Setup of v29:
Design cordic, start of the top module:
module cordic 	(input op_mode,
		input [15:0] x_coordinate,
		input [15:0] y_coordinate,
		input [15:0] rotate_amount,
		input clock,
		input reset,
		output reg [15:0] x_or_phase_out,
		output reg [15:0] y_or_size_out
		);
		reg [15:0] x_in;
		reg [15:0] y_in;
		reg [15:0] z_in;
		reg mode_in;
		wire [15:0] connections_x [7:0];
		wire [15:0] connections_y [7:0];
		wire [15:0] connections_z [7:0];
		wire connections_mode [7:0];
		wire [2:0] connections_stage [7:0];
		wire [15:0] outx;
		wire [15:0] outy;
		wire [15:0] outz;
		wire [32:0] holderx;
		wire [14:0] divx;
		wire [14:0] divy;
		wire [32:0] holdery;
		assign outx = connections_x[7];
		assign outy = connections_y[7];
		assign outz = connections_z[7];
		assign holderx = outx[14:0];
		assign divx = (holderx << 8) / 15'b00000001_10100101;
		assign holdery = outy[14:0];
		assign divy = (holdery << 8) / 15'b00000001_10100101;
		always @(posedge clock or negedge reset)
		begin
			if (~reset)
			begin
				x_in <= 0;
				y_in <= 0;
				z_in <= 0;
				x_or_phase_out <= 0;
				y_or_size_out <= 0;
			end
			else
			begin
				mode_in <= op_mode;
				if (connections_mode[7] == 0)
				begin
					x_or_phase_out <= {outx[15], divx};
					y_or_size_out <= {outy[15], divy};
				end
				else
				begin
					y_or_size_out <= {outx[15], divx};
					x_or_phase_out <= outz;
				end
				if(op_mode == 0)
				begin
					if (rotate_amount[14:0] <= (15'b0000011_00100100 >> 1))
					begin
						z_in <= rotate_amount;
						x_in <= x_coordinate;
						y_in <= y_coordinate;
					end
					else
					begin
						if (rotate_amount[15] == 1)
						begin
							x_in <= y_coordinate;
							y_in <= {~x_coordinate[15],x_coordinate[14:0]};
							z_in <= {rotate_amount[15],rotate_amount[14:0] - (15'b0000011_00100100 >> 1)};
						end
						else
						begin
							y_in <= x_coordinate;
							x_in <= {~y_coordinate[15],y_coordinate[14:0]};
							z_in <= rotate_amount - (16'b0_0000011_00100100>>1);
						end
					end
				end
				else
				begin
					if (x_coordinate[15] == 0)
					begin
						z_in <= 0;
						x_in <= x_coordinate;
						y_in <= y_coordinate;
					end
					else
					begin
  ...
clock: 16.0 ns
lec_check: 0
abc_area: 0
cap_margin: 20
core_margin: 6
core_utilization: 22
cts_cluster_size: 34
gpl_routability_driven: 0
max_routing_layer: met5
place_density: 0.47
slew_margin: 20
run.sh (not shown) runs the stock make flow with config.mk's settings and CLKGATE_MAP_FILE=.
diff inputs: v29 => v17
# v29
export LEC_CHECK = 0
export ABC_AREA = 0
export CAP_MARGIN = 20
export CORE_MARGIN = 6
export CORE_UTILIZATION = 22
export CTS_CLUSTER_SIZE = 34
export GPL_ROUTABILITY_DRIVEN = 0
export MAX_ROUTING_LAYER = met5
export PLACE_DENSITY = 0.47
export SLEW_MARGIN = 20
create_clock -name core_clock -period 16.0 [get_ports {clock}]
# v17
export LEC_CHECK = 0
export ABC_AREA = 0
export CAP_MARGIN = 20
export CORE_MARGIN = 3
export CORE_UTILIZATION = 47
export CTS_CLUSTER_SIZE = 34
export MAX_ROUTING_LAYER = met4
export PLACE_DENSITY = 0.47
export SLEW_MARGIN = 20
create_clock -name core_clock -period 16.0 [get_ports {clock}]
Of v17 and v29, it is v17 that has the higher effective utilization at floorplan.
Delta (v17 minus v29): worst clock skew increased by 16 ps relative to the old numbers; total wire length after detailed routing dropped 2.6%; area taken by flip-flops and latches about even.
Minimum setup slack among reg-to-reg paths for v17: 40 ps up relative to v29
Final cell area: v17 below v29
Global-route wire length before repair | v17 below v29
Compared with v29, v17 shows a lower cell count along the critical path.
Summary of v17 over v29: net count of the mapped netlist level, post-route core utilization went up 28 points.
#### Input delta (v15 over v17)
# v17
export LEC_CHECK = 0
export ABC_AREA = 0
export CAP_MARGIN = 20
export CORE_MARGIN = 3
export CORE_UTILIZATION = 47
export CTS_CLUSTER_SIZE = 34
export MAX_ROUTING_LAYER = met4
export PLACE_DENSITY = 0.47
export SLEW_MARGIN = 20
create_clock -name core_clock -period 16.0 [get_ports {clock}]
# v15
export LEC_CHECK = 0
export ABC_AREA = 1
export CAP_MARGIN = 20
export CORE_MARGIN = 2
export CORE_UTILIZATION = 29
export SLEW_MARGIN = 20
create_clock -name core_clock -period 13.8 [get_ports {clock}]
[summary]
- v15 ran to completion and came out clean on the timing, DRC and antenna checks.
- Diff v17 -> v15: area fraction in xor and xnor cells shows a reduction of 1.4 points; number of vias in the routed layout now larger; synthesis area per yosys up 1700 um2; post-route standard cell area excluding fillers went up.
- The final reports for v15 and v17 show number of nets produced by synthesis higher in the former.
- Fraction of met1 tracks used by global routing: v15 < v17
What v11 does differently from v15 at the input level:
# v15
export LEC_CHECK = 0
export ABC_AREA = 1
export CAP_MARGIN = 20
export CORE_MARGIN = 2
export CORE_UTILIZATION = 29
export SLEW_MARGIN = 20
create_clock -name core_clock -period 13.8 [get_ports {clock}]
# v11
export LEC_CHECK = 0
export ABC_AREA = 1
export CAP_MARGIN = 20
export CORE_MARGIN = 2
export CORE_UTILIZATION = 72
export CTS_CLUSTER_DIAMETER = 223
export MAX_ROUTING_LAYER = met4
export SLEW_MARGIN = 20
create_clock -name core_clock -period 10.4 [get_ports {clock}]
Notes after the runs:
v11: it failed during 5_1_grt, and the tool reported GRT-0232. Worst slack at placement in v11 is 1360 ps lower than in v15. Global placement routability congestion grows by more than 10% when moving from v15 to v11. v11 vs. v15: share of synthesized area spent on multiplexers about even; count of cells resized by post-cts repair rose 234; die area fell 120000 um2. Note that the horizontal die dimension recorded for v15 amounts to 1.6 times the value seen in v11. Measured against each other, v11 and v15 differ in initial core utilization, the lower figure coming from v15.
Inputs modified between v11 and v2:
# v11
export LEC_CHECK = 0
export ABC_AREA = 1
export CAP_MARGIN = 20
export CORE_MARGIN = 2
export CORE_UTILIZATION = 72
export CTS_CLUSTER_DIAMETER = 223
export MAX_ROUTING_LAYER = met4
export SLEW_MARGIN = 20
create_clock -name core_clock -period 10.4 [get_ports {clock}]
# v2
export LEC_CHECK = 0
export ABC_AREA = 1
export CAP_MARGIN = 20
export CORE_MARGIN = 2
export CORE_UTILIZATION = 66
export MAX_ROUTING_LAYER = met4
export SLEW_MARGIN = 20
create_clock -name core_clock -period 10.8 [get_ports {clock}]
==> results <==
- Among v11 and v2, the run that stopped before the end is v11, and it is the only one.
- [flow] v2 | stages: complete | final checks: fail | reason: capacitance limit, slew limit, setup timing
- In v2 the worst slack at placement turned out 470 ps higher than in v11.
- The yosys stat cell total on v2 is in line with that on v11.
- Against v11, number of core rows in v2 rose by a few percent.
- Compared to v11, v2 has placed standard-cell area 1.2% lower.
- v2 vs. v11: number of flip-flops and latches in the synthesized netlist held; die area higher; post-placement cell count held; estimated wirelength of the detail-placed design picked up an extra 780 um.
- Reported for v11 and v2, count of hold buffers inserted by post-cts repair turned out identical to the last digit.
- Delta(placeable core region, v2 - v11) > 0

* * *

cordic again, from the RTL that the note above started with.
==> flow/design.v (excerpt) <==
module cordic 	(input op_mode,
		input [15:0] x_coordinate,
		input [15:0] y_coordinate,
		input [15:0] rotate_amount,
		input clock,
		input reset,
		output reg [15:0] x_or_phase_out,
		output reg [15:0] y_or_size_out
		);
make LEC_CHECK=0 ABC_AREA=1 CAP_MARGIN=15 CORE_ASPECT_RATIO=1.1 CORE_MARGIN=2 CORE_UTILIZATION=71 CTS_CLUSTER_DIAMETER=196 GPL_ROUTABILITY_DRIVEN=1 HOLD_SLACK_MARGIN=-0.08 MAX_ROUTING_LAYER=met4 MIN_ROUTING_LAYER=met1 SETUP_SLACK_MARGIN=-0.59 SLEW_MARGIN=10 TNS_END_PERCENT=5 finish   # period 10.3 ns
The first run ran to the end with violations: setup timing.
==> next run, changes <==
--- a/flow/config.mk
+++ b/flow/config.mk
@@ -9,3 +9,3 @@
 export CAP_MARGIN = 15
-export CORE_ASPECT_RATIO = 1.1
+export CORE_ASPECT_RATIO = 1.81
 export CORE_MARGIN = 2
@@ -14,7 +14,5 @@
 export GPL_ROUTABILITY_DRIVEN = 1
-export HOLD_SLACK_MARGIN = -0.08
-export MAX_ROUTING_LAYER = met4
 export MIN_ROUTING_LAYER = met1
-export SETUP_SLACK_MARGIN = -0.59
+export PLACE_DENSITY_LB_ADDON = 0.07
+export SETUP_SLACK_MARGIN = -0.76
 export SLEW_MARGIN = 10
-export TNS_END_PERCENT = 5
==> flow/constraint.sdc (replaced) <==
create_clock -name core_clock -period 12.6 [get_ports {clock}]
set_input_delay 2.5200 -clock core_clock [delete_from_list [all_inputs] [get_ports {clock}]]
set_output_delay 2.5200 -clock core_clock [all_outputs]
set_load 0.01 [all_outputs]
The changed run produced a layout that fails on setup timing.
Setup slack is better by 1.1 ns.
Final area drops by 8.8%.
Die area is about the same.
Critical path depth rose by 4.
Maximum frequency shrinks by 9.5%.
Core utilization decreases by 7.3 points.
Via count goes down by 4.1%.
Hold slack loses 0.025 ns.
Register-to-register slack improves by 1.1 ns.

* * *

cordic again, from the RTL that the note above started with.
Settings: LEC_CHECK=0, ABC_AREA=1, CAP_MARGIN=20, CORE_MARGIN=2, CORE_UTILIZATION=70, CTS_CLUSTER_DIAMETER=380, MAX_ROUTING_LAYER=met4, SLEW_MARGIN=20; clock period 10.9 ns.
The baseline completed, yet does not pass: setup timing.
Then changed:
Settings changed: CTS_CLUSTER_DIAMETER 380 to unset, MAX_ROUTING_LAYER met4 to unset.
Clock period 10.9 ns to 14.2 ns, I/O delays scaled along.
What happened: This time the run completed without violations; cell area shrinks by 10%; worst setup slack improves by 3.0 ns; area after synthesis stays the same; sequential share of layout area increases by 1.9 points.
Then changed:
Settings changed: CORE_UTILIZATION 70 to 71, CTS_CLUSTER_DIAMETER set to 104, MAX_ROUTING_LAYER set to met4, PLACE_DENSITY_LB_ADDON set to 0.04, SETUP_SLACK_MARGIN set to 3.82.
Clock period 14.2 ns to 13.0 ns, I/O delays scaled along.
The changed run aborted during global routing (5_1_grt) with GRT-0232. Synthesized area does not change. Die area goes down slightly. Synthesized cell count does not change.
Then changed:
Settings changed: CORE_UTILIZATION 71 to 72, CTS_CLUSTER_DIAMETER 104 to 380, HOLD_SLACK_MARGIN set to -0.1, PLACE_DENSITY_LB_ADDON 0.04 to unset, SETUP_SLACK_MARGIN 3.82 to unset, TNS_END_PERCENT set to 5.
Clock period 13.0 ns to 10.9 ns, I/O delays scaled along.
Now the flow produced a layout that fails on capacitance limit, slew limit, setup timing.
Die size drops slightly.
Area after synthesis does not change.
Synthesized cell count does not change.

* * *

The RTL this note starts from:
==> flow/design.v <==
module cordic_stage 	(input [15:0] x,
			input [15:0] y,
			input [15:0]z,
			input mode,
			input reset,
			input clock,
			input [2:0] stage,
			output reg [15:0] x_out,
			output reg [15:0] y_out,
			output reg [15:0] z_out,
			output reg mode_out,
			output [2:0] stage_out);
		reg [15:0] atan;
		always @*
		begin
			case (stage) 
				3'b000 : atan = 16'b0_0000000_11001001;
				3'b001 : atan = 16'b0_0000000_01110110;
				3'b010 : atan = 16'b0_0000000_00111110;
				3'b011 : atan = 16'b0_0000000_00011111;
				3'b100 : atan = 16'b0_0000000_00001111;
				3'b101 : atan = 16'b0_0000000_00000111;
				3'b110 : atan = 16'b0_0000000_00000011;
				3'b111 : atan = 16'b0_0000000_00000001;
			endcase
		end
		assign stage_out = stage + 1;
		always @(posedge clock or negedge reset)
		begin
			if (~reset)
			begin
				x_out <= 0;
				y_out <= 0;
				z_out <= 0;
				mode_out <= 0;
			end
			else
			begin
				mode_out <= mode;
				if (mode == 0)
				begin
					if (z[15] == 0)
					begin
						case (x[15]^y[15])
							1'b0 : x_out <= (x[14:0] > (y[14:0] >> stage) ) ? 
									{x[15], x[14:0] - (y[14:0] >> stage)} :
									{~x[15],(y[14:0] >> stage) - x[14:0]}; 
							1'b1 : x_out <= {x[15], x[14:0] + (y[14:0] >> stage)};
						endcase
						case (x[15]^y[15])
							1'b1 : y_out <= (y[14:0] > (x[14:0] >> stage) ) ? 
									{y[15], y[14:0] - (x[14:0] >> stage)} :
									{~y[15],(x[14:0] >> stage) - y[14:0]}; 
							1'b0 : y_out <= {y[15], y[14:0] + (x[14:0] >> stage)};
						endcase
						z_out <= (z[14:0] > atan[14:0]) ? z - atan : {~z[15],atan[14:0] - z[14:0]};
					end
					else
					begin
						case (x[15]^y[15])
							1'b1 : x_out <= (x[14:0] > (y[14:0] >> stage) ) ? 
									{x[15], x[14:0] - (y[14:0] >> stage)} :
									{~x[15],(y[14:0] >> stage) - x[14:0]};
							1'b0 : x_out <= {x[15], x[14:0] + (y[14:0] >> stage)};
						endcase
						case (x[15]^y[15])
							1'b0 : y_out <= (y[14:0] > (x[14:0] >> stage) ) ? 
									{y[15], y[14:0] - (x[14:0] >> stage)} :
									{~y[15],(x[14:0] >> stage) - y[14:0]};
							1'b1 : y_out <= {y[15], y[14:0] + (x[14:0] >> stage)};
						endcase
						z_out <= (z[14:0] > atan[14:0]) ? z - atan : {~z[15],atan[14:0] - z[14:0]};
					end
				end
				else
				begin
					if (y[15] == 1)
					begin
						case (x[15]^y[15])
							1'b0 : x_out <= (x[14:0] > (y[14:0] >> stage) ) ? 
									{x[15], x[14:0] - (y[14:0] >> stage)} :
									{~x[15],(y[14:0] >> stage) - x[14:0]};
							1'b1 : x_out <= {x[15], x[14:0] + (y[14:0] >> stage)};
						endcase
						case (x[15]^y[15])
							1'b1 : y_out <= (y[14:0] > (x[14:0] >> stage) ) ? 
									{y[15], y[14:0] - (x[14:0] >> stage)} :
									{~y[15],(x[14:0] >> stage) - y[14:0]}; 
							1'b0 : y_out <= {y[15], y[14:0] + (x[14:0] >> stage)};
						endcase
						case (z[15])
							1'b0 : z_out <= (z[14:0] > atan[14:0]) ? 
									{z[15], z[14:0] - atan[14:0]} :
									{~z[15],atan[14:0] - z[14:0]};
							1'b1 : z_out <= {z[15], z[14:0] + atan[14:0]};
						endcase
					end
					else
					begin
						case (x[15]^y[15])
							1'b1 : x_out <= (x[14:0] > (y[14:0] >> stage) ) ? 
									{x[15], x[14:0] - (y[14:0] >> stage)} :
									{~x[15],(y[14:0] >> stage) - x[14:0]};
							1'b0 : x_out <= {x[15], x[14:0] + (y[14:0] >> stage)};
						endcase
						case (x[15]^y[15])
							1'b0 : y_out <= (y[14:0] > (x[14:0] >> stage) ) ? 
									{y[15], y[14:0] - (x[14:0] >> stage)} :
									{~y[15],(x[14:0] >> stage) - y[14:0]};
							1'b1 : y_out <= {y[15], y[14:0] + (x[14:0] >> stage)};
						endcase
						case (z[15])
							1'b1 : z_out <= (z[14:0] > atan[14:0]) ? 
									{z[15], z[14:0] - atan[14:0]} :
									{~z[15],atan[14:0] - z[14:0]}; 
							1'b0 : z_out <= {z[15], z[14:0] + atan[14:0]};
						endcase
					end
				end
			end
		end
endmodule
module cordic 	(input op_mode,
		input [15:0] x_coordinate,
		input [15:0] y_coordinate,
		input [15:0] rotate_amount,
		input clock,
		input reset,
		output reg [15:0] x_or_phase_out,
		output reg [15:0] y_or_size_out
		);
		reg [15:0] x_in;
		reg [15:0] y_in;
		reg [15:0] z_in;
		reg mode_in;
		wire [15:0] connections_x [7:0];
		wire [15:0] connections_y [7:0];
		wire [15:0] connections_z [7:0];
		wire connections_mode [7:0];
		wire [2:0] connections_stage [7:0];
		wire [15:0] outx;
		wire [15:0] outy;
		wire [15:0] outz;
		wire [32:0] holderx;
		wire [14:0] divx;
		wire [14:0] divy;
		wire [32:0] holdery;
		assign outx = connections_x[7];
		assign outy = connections_y[7];
		assign outz = connections_z[7];
		assign holderx = outx[14:0];
		assign divx = (holderx << 8) / 15'b00000001_10100101;
		assign holdery = outy[14:0];
		assign divy = (holdery << 8) / 15'b00000001_10100101;
		always @(posedge clock or negedge reset)
		begin
			if (~reset)
			begin
				x_in <= 0;
				y_in <= 0;
				z_in <= 0;
				x_or_phase_out <= 0;
				y_or_size_out <= 0;
			end
			else
			begin
				mode_in <= op_mode;
				if (connections_mode[7] == 0)
				begin
					x_or_phase_out <= {outx[15], divx};
					y_or_size_out <= {outy[15], divy};
				end
				else
				begin
					y_or_size_out <= {outx[15], divx};
					x_or_phase_out <= outz;
				end
				if(op_mode == 0)
				begin
					if (rotate_amount[14:0] <= (15'b0000011_00100100 >> 1))
					begin
						z_in <= rotate_amount;
						x_in <= x_coordinate;
						y_in <= y_coordinate;
					end
					else
					begin
						if (rotate_amount[15] == 1)
						begin
							x_in <= y_coordinate;
							y_in <= {~x_coordinate[15],x_coordinate[14:0]};
							z_in <= {rotate_amount[15],rotate_amount[14:0] - (15'b0000011_00100100 >> 1)};
						end
						else
						begin
							y_in <= x_coordinate;
							x_in <= {~y_coordinate[15],y_coordinate[14:0]};
							z_in <= rotate_amount - (16'b0_0000011_00100100>>1);
						end
					end
				end
				else
				begin
					if (x_coordinate[15] == 0)
					begin
						z_in <= 0;
						x_in <= x_coordinate;
						y_in <= y_coordinate;
					end
					else
					begin
						if (y_coordinate[15] == 0)
						begin
							x_in <= y_coordinate;
							y_in <= {~x_coordinate[15],x_coordinate[14:0]};
							z_in <= (16'b0_0000011_00100100 >> 1);
						end
						else
						begin
							y_in <= x_coordinate;
							x_in <= {~y_coordinate[15],y_coordinate[14:0]};
							z_in <= 16'b1_0000001_10010010;  
						end
					end
				end
			end
		end
		wire [2:0] gnd;
		assign gnd = 0;
		cordic_stage s0 (x_in, y_in, z_in, mode_in, reset, clock, gnd,
				 connections_x[0], connections_y[0], connections_z[0], connections_mode[0], connections_stage[0]);
		genvar i;
		generate
			for (i = 1; i < 8; i = i + 1) begin : stages
				cordic_stage  s0 (connections_x[i - 1],
							connections_y[i - 1],
							connections_z[i - 1],
							connections_mode[i - 1],
							reset,
							clock,
							connections_stage[i - 1],
							connections_x[i], 
							connections_y[i],
							connections_z[i],
							connections_mode[i],
							connections_stage[i]);
			end
		endgenerate
endmodule
==> flow/config.mk <==
export PLATFORM = sky130hd
export DESIGN_NAME = cordic
export DESIGN_NICKNAME = cordic
export VERILOG_FILES = /design/flow/design.v
export SDC_FILE = /design/flow/constraint.sdc
export NUM_CORES = 4
export LEC_CHECK = 0
export ABC_AREA = 1
export CAP_MARGIN = 0
export CORE_MARGIN = 2
export CORE_UTILIZATION = 72
export CTS_CLUSTER_DIAMETER = 263
export CTS_CLUSTER_SIZE = 15
export PLACE_DENSITY_LB_ADDON = 0.01
export SETUP_SLACK_MARGIN = 1.14
export SLEW_MARGIN = 20
==> flow/constraint.sdc <==
create_clock -name core_clock -period 3.93 [get_ports {clock}]
set_input_delay 0.7860 -clock core_clock [delete_from_list [all_inputs] [get_ports {clock}]]
set_output_delay 0.7860 -clock core_clock [all_outputs]
set_load 0.01 [all_outputs]
The first run stopped in global routing (5_1_grt).
Then changed:
- CTS_CLUSTER_SIZE: 15 -> 72
- TNS_END_PERCENT: default -> 15
Outcome: The new run never finished: it broke off in global routing (5_1_grt) on GRT-0232. Area after synthesis is unchanged. Die area stays the same. Synthesized cell count is unchanged.
